==> inputs of run X <==
==> flow/design.v <==
module sig_altmult_add
(
	input signed [15:0] dataa, datab, datac, datad,
	input 		clock, aclr,
	output reg 	[32:0] result
);
	reg signed	[15:0] dataa_reg, datab_reg, datac_reg, datad_reg;
	reg signed	[31:0] mult0_result, mult1_result;
	always @ (posedge clock or posedge aclr) begin
    	if (aclr) begin
			dataa_reg <= {16{1'b0}};
			datab_reg <= {16{1'b0}};
			datac_reg <= {16{1'b0}};
			datad_reg <= {16{1'b0}};
			mult0_result <= {32{1'b0}};
			mult1_result <= {32{1'b0}};
			result <= {33{1'b0}};
		end
		else begin
			dataa_reg <= dataa;
			datab_reg <= datab;
			datac_reg <= datac;
			datad_reg <= datad;
			mult0_result <= dataa_reg * datab_reg;
			mult1_result <= datac_reg * datad_reg;
			result <= mult0_result + mult1_result;
		end
	end
endmodule
==> flow/run.sh <==
#!/bin/bash
# the make line also repeats each setting of config.mk as NAME=value (left out here)
make -C /OpenROAD-flow-scripts/flow DESIGN_CONFIG=/design/flow/config.mk WORK_HOME=/design/flow/orfs CLKGATE_MAP_FILE= finish
==> flow/config.mk <==
export PLATFORM = sky130hd
export DESIGN_NAME = sig_altmult_add
export DESIGN_NICKNAME = sig_altmult_add
export VERILOG_FILES = /design/flow/design.v
export SDC_FILE = /design/flow/constraint.sdc
export NUM_CORES = 4
export LEC_CHECK = 0
export ABC_AREA = 0
export CAP_MARGIN = 20
export CORE_ASPECT_RATIO = 0.68
export CORE_MARGIN = 2
export CORE_UTILIZATION = 57
export CTS_CLUSTER_SIZE = 14
export GPL_TIMING_DRIVEN = 1
export MIN_ROUTING_LAYER = met1
export PLACE_DENSITY_LB_ADDON = 0.03
export SLEW_MARGIN = 20
==> flow/constraint.sdc <==
create_clock -name core_clock -period 9.8 [get_ports {clock}]
set_input_delay 1.9600 -clock core_clock [delete_from_list [all_inputs] [get_ports {clock}]]
set_output_delay 1.9600 -clock core_clock [all_outputs]
set_load 0.01 [all_outputs]
==> inputs of run G, as changes to run X <==
- ABC_AREA: 0 -> 1
- CORE_ASPECT_RATIO: 0.68 -> default
- CORE_UTILIZATION: 57 -> 72
- CTS_CLUSTER_DIAMETER: default -> 206
- CTS_CLUSTER_SIZE: 14 -> 79
- GPL_TIMING_DRIVEN: 1 -> default
- MAX_ROUTING_LAYER: default -> met4
- MIN_ROUTING_LAYER: met1 -> default
- PLACE_DENSITY_LB_ADDON: 0.03 -> 0.01
- TNS_END_PERCENT: default -> 40
==> flow/constraint.sdc (replaced) <==
create_clock -name core_clock -period 5.48 [get_ports {clock}]
set_input_delay 1.0960 -clock core_clock [delete_from_list [all_inputs] [get_ports {clock}]]
set_output_delay 1.0960 -clock core_clock [all_outputs]
set_load 0.01 [all_outputs]
==> inputs of run P, as changes to run X <==
- ABC_AREA: 0 -> 1
- CORE_ASPECT_RATIO: 0.68 -> default
- CORE_UTILIZATION: 57 -> 68
- CTS_CLUSTER_SIZE: 14 -> 99
- GPL_TIMING_DRIVEN: 1 -> default
- MIN_ROUTING_LAYER: met1 -> default
- PLACE_DENSITY_LB_ADDON: 0.03 -> default
- TNS_END_PERCENT: default -> 5
==> flow/constraint.sdc (replaced) <==
create_clock -name core_clock -period 4.01 [get_ports {clock}]
set_input_delay 0.8020 -clock core_clock [delete_from_list [all_inputs] [get_ports {clock}]]
set_output_delay 0.8020 -clock core_clock [all_outputs]
set_load 0.01 [all_outputs]
==> inputs of run Z, as changes to run X <==
- ABC_AREA: 0 -> 1
- CORE_ASPECT_RATIO: 0.68 -> 1.74
- CORE_UTILIZATION: 57 -> 45
- CTS_CLUSTER_DIAMETER: default -> 259
- CTS_CLUSTER_SIZE: 14 -> 100
- GPL_TIMING_DRIVEN: 1 -> default
- HOLD_SLACK_MARGIN: default -> -0.08
- MIN_ROUTING_LAYER: met1 -> default
- PLACE_DENSITY_LB_ADDON: 0.03 -> default
- TNS_END_PERCENT: default -> 25
==> flow/constraint.sdc (replaced) <==
create_clock -name core_clock -period 7.0 [get_ports {clock}]
set_input_delay 1.4000 -clock core_clock [delete_from_list [all_inputs] [get_ports {clock}]]
set_output_delay 1.4000 -clock core_clock [all_outputs]
set_load 0.01 [all_outputs]
==> comparison table <==
Routed metal-1 wire length: run G 32100 um; run X 25400 um; run P 32600 um; run Z 24500 um
Post-route minimum period: run G 5670 ps; run X 6900 ps; run P 5680 ps; run Z 6260 ps
Placed instance area: run G 30700 sq um; run X 27000 sq um; run P 32700 sq um; run Z 29900 sq um
FMAX: run G 176 MHz; run X 145 MHz; run P 176 MHz; run Z 160 MHz
GR Layer Usage met3: run G 9.60%; run X 3.77%; run P 11.5%; run Z 2.11%
Number of post-CTS setup repair buffers: run G 0; run X 0; run P 28; run Z 0
Launch point of the worst reg-to-reg path: run G datad_reg[4]; run X datad_reg[1]; run P datac_reg[11]; run Z datad_reg[1]
Share of synthesized cell area in and, or, nand and nor gates: run G 19.6%; run X 13.6%; run P 19.6%; run Z 19.6%
Tcrit/Tclk final: run G 103%; run X 70.4%; run P 142%; run Z 89.4%
Capture point of the critical path: run G mult1_result[31]; run X mult1_result[31]; run P mult1_result[25]; run Z mult1_result[23]
Data-path buffer share of cell area in the final layout: run G 8.54%; run X 3.64%; run P 12.2%; run Z 3.90%
Sequential cell area: run G 4100 sq um; run X 4030 sq um; run P 4070 sq um; run Z 4030 sq um
Number of detailed-route iterations in the first pass: run G 6; run X 5; run P 12; run Z 6
Count of different cell masters after synthesis: run G 31; run X 71; run P 31; run Z 31
Total wire length after detailed routing: run G 91500 um; run X 53400 um; run P 99000 um; run Z 75700 um
Headroom to the max-slew limit: run G 39.0%; run X 45.0%; run P 42.9%; run Z 46.9%
Seq/Total Area, Yosys: run G 14.3%; run X 15.8%; run P 14.3%; run Z 14.3%
Outcome: run G complete, but fails checks; run X no timing/DRC/antenna violations; run P complete, but fails checks; run Z no timing/DRC/antenna violations
Reasons for failing layout checks: run G negative setup slack; run X -; run P negative setup slack; run Z -
Met3 layer wire length in the routed design: run G 10800 um; run X 2650 um; run P 12700 um; run Z 1340 um
Area figure in the yosys stat output: run G 28100 sq um; run X 25500 sq um; run P 28100 sq um; run Z 28100 sq um
Antenna violations before repair: run G 0; run X 0; run P 3; run Z 0
